==> inputs of zinc <==
## bf16_unit
module bf16_unit
# (parameter G = 6) (
    input  clk,
    input  reset,
    input  [15:0] in1,
    input  [15:0] in2,
    input  [15:0] in3,
    input  [15:0] in4,
    input  [15:0] in5,
    input  [15:0] in6,
    input  [15:0] in7,
    input  [15:0] in8,
    input  [15:0] in9,
    input  [15:0] in10,
    input  [15:0] in11,
    input  [15:0] in12,
    input  [15:0] in13,
    input  [15:0] in14,
    input  [15:0] in15,
    input  [15:0] in16,
    input  [15:0] in17,
    input  [15:0] in18,
    input  [4:0] funct5,
    output wire [15:0] result
);
clock: 4.17 ns
lec_check: 0
cap_margin: 20
core_margin: 2
core_utilization: 72
cts_cluster_diameter: 340
cts_cluster_size: 10
hold_slack_margin: 0.29
place_density: 0.42
slew_margin: 20
run.sh (not shown) runs the stock make flow with config.mk's settings and CLKGATE_MAP_FILE=.
==> garnet (differences from zinc) <==
- CORE_UTILIZATION: 72 -> 40
- CTS_CLUSTER_DIAMETER: 340 -> unset
- CTS_CLUSTER_SIZE: 10 -> unset
- HOLD_SLACK_MARGIN: 0.29 -> unset
- PLACE_DENSITY: 0.42 -> 0.6
- SETUP_SLACK_MARGIN: unset -> -0.46
==> flow/constraint.sdc (replaced) <==
create_clock -name core_clock -period 7.67 [get_ports {clk}]
set_input_delay 1.5340 -clock core_clock [delete_from_list [all_inputs] [get_ports {clk}]]
set_output_delay 1.5340 -clock core_clock [all_outputs]
set_load 0.01 [all_outputs]
==> reports/metrics.yaml <==
cells_and_area:
  area_delta_synth_final_pct: 13.7
  final_area_um2: 188000
status:
  outcome: "complete, but fails checks"
  failed_checks: "negative setup slack"
power:
  pwr.group.clock_uw: 27400
  power.switching_uw: 19200
cts:
  holdBufCountCts: 1
route:
  avgRoutedWirePerCell_um: 20.0
  via_per_inst: 6.05
sta:
  setup_slack_ps: -939
  setup_viol: 40
placed_design:
  place_area_um2: 176000
-- figures above: zinc

==> reports/metrics.yaml <==
status:
  outcome: "timing/DRC/antenna clean"
cells_and_area:
  area_delta_synth_final_pct: 12.1
  final_area_um2: 186000
sta:
  setup_viol: 0
cts:
  holdBufCountCts: 0
route:
  avgRoutedWirePerCell_um: 16.8
  via_per_inst: 5.12
power:
  pwr.group.clock_uw: 17600
  power.switching_uw: 10700
placed_design:
  place_area_um2: 174000
-- figures above: garnet



==> inputs of trial 55 <==
bf16_unit again, from the RTL that the note above started with.
## bf16_unit
module bf16_unit
# (parameter G = 6) (
    input  clk,
    input  reset,
    input  [15:0] in1,
    input  [15:0] in2,
    input  [15:0] in3,
    input  [15:0] in4,
    input  [15:0] in5,
    input  [15:0] in6,
    input  [15:0] in7,
    input  [15:0] in8,
    input  [15:0] in9,
    input  [15:0] in10,
    input  [15:0] in11,
    input  [15:0] in12,
    input  [15:0] in13,
    input  [15:0] in14,
    input  [15:0] in15,
    input  [15:0] in16,
    input  [15:0] in17,
    input  [15:0] in18,
    input  [4:0] funct5,
    output wire [15:0] result
);
Settings: LEC_CHECK=0, ABC_AREA=1, CAP_MARGIN=25, CELL_PAD_IN_SITES_DETAIL_PLACEMENT=1, CELL_PAD_IN_SITES_GLOBAL_PLACEMENT=3, CORE_ASPECT_RATIO=1.08, CORE_MARGIN=2, CORE_UTILIZATION=51, CTS_CLUSTER_DIAMETER=80, CTS_CLUSTER_SIZE=22, GPL_ROUTABILITY_DRIVEN=1, GPL_TIMING_DRIVEN=0, HOLD_SLACK_MARGIN=0.18, MAX_ROUTING_LAYER=met5, MIN_ROUTING_LAYER=met2, PLACE_DENSITY=0.85, SLEW_MARGIN=30, TNS_END_PERCENT=75; clock period 13.8 ns.
==> build 62: changes against trial 55 <==
Settings changed: ABC_AREA 1 to unset, CAP_MARGIN 25 to 20, CELL_PAD_IN_SITES_DETAIL_PLACEMENT 1 to unset, CELL_PAD_IN_SITES_GLOBAL_PLACEMENT 3 to unset, CORE_ASPECT_RATIO 1.08 to unset, CORE_UTILIZATION 51 to 40, CTS_CLUSTER_DIAMETER 80 to unset, CTS_CLUSTER_SIZE 22 to unset, GPL_ROUTABILITY_DRIVEN 1 to unset, GPL_TIMING_DRIVEN 0 to unset, HOLD_SLACK_MARGIN 0.18 to unset, MAX_ROUTING_LAYER met5 to unset, MIN_ROUTING_LAYER met2 to unset, PLACE_DENSITY 0.85 to 0.6, SLEW_MARGIN 30 to 20, TNS_END_PERCENT 75 to unset.
==> flow/constraint.sdc (replaced) <==
create_clock -name core_clock -period 7.67 [get_ports {clk}]
set_input_delay 1.5340 -clock core_clock [delete_from_list [all_inputs] [get_ports {clk}]]
set_output_delay 1.5340 -clock core_clock [all_outputs]
set_load 0.01 [all_outputs]
==> build 6: changes against trial 55 <==
Settings changed: ABC_AREA 1 to unset, CAP_MARGIN 25 to 20, CELL_PAD_IN_SITES_DETAIL_PLACEMENT 1 to unset, CELL_PAD_IN_SITES_GLOBAL_PLACEMENT 3 to unset, CORE_ASPECT_RATIO 1.08 to unset, CORE_UTILIZATION 51 to 72, CTS_CLUSTER_DIAMETER 80 to 350, CTS_CLUSTER_SIZE 22 to 14, GPL_ROUTABILITY_DRIVEN 1 to unset, GPL_TIMING_DRIVEN 0 to unset, HOLD_SLACK_MARGIN 0.18 to unset, MAX_ROUTING_LAYER met5 to unset, MIN_ROUTING_LAYER met2 to unset, PLACE_DENSITY 0.85 to unset, SLEW_MARGIN 30 to 20, TNS_END_PERCENT 75 to unset.
==> flow/constraint.sdc (replaced) <==
create_clock -name core_clock -period 4.86 [get_ports {clk}]
set_input_delay 0.9720 -clock core_clock [delete_from_list [all_inputs] [get_ports {clk}]]
set_output_delay 0.9720 -clock core_clock [all_outputs]
set_load 0.01 [all_outputs]
==> notes <==
- Build 6 reached the layout checks and failed them: setup timing. Trial 55 failed in global placement without I/O (3_1_place_gp_skip_io) on GPL-0301. Build 62 passed the timing, design-rule and antenna checks.
- First-iteration DRC count: build 6 is larger than build 62 (40%).
- Clock power: build 6 is higher than build 62 (about 10%).
- In build 6 the clock skew is higher than in build 62, by 15 ps.
- Of build 6 and build 62, build 6 has the higher sequential power (gap about 60%, measured against build 62).
No activity file was given, so power comes from the tool's default toggle rates.
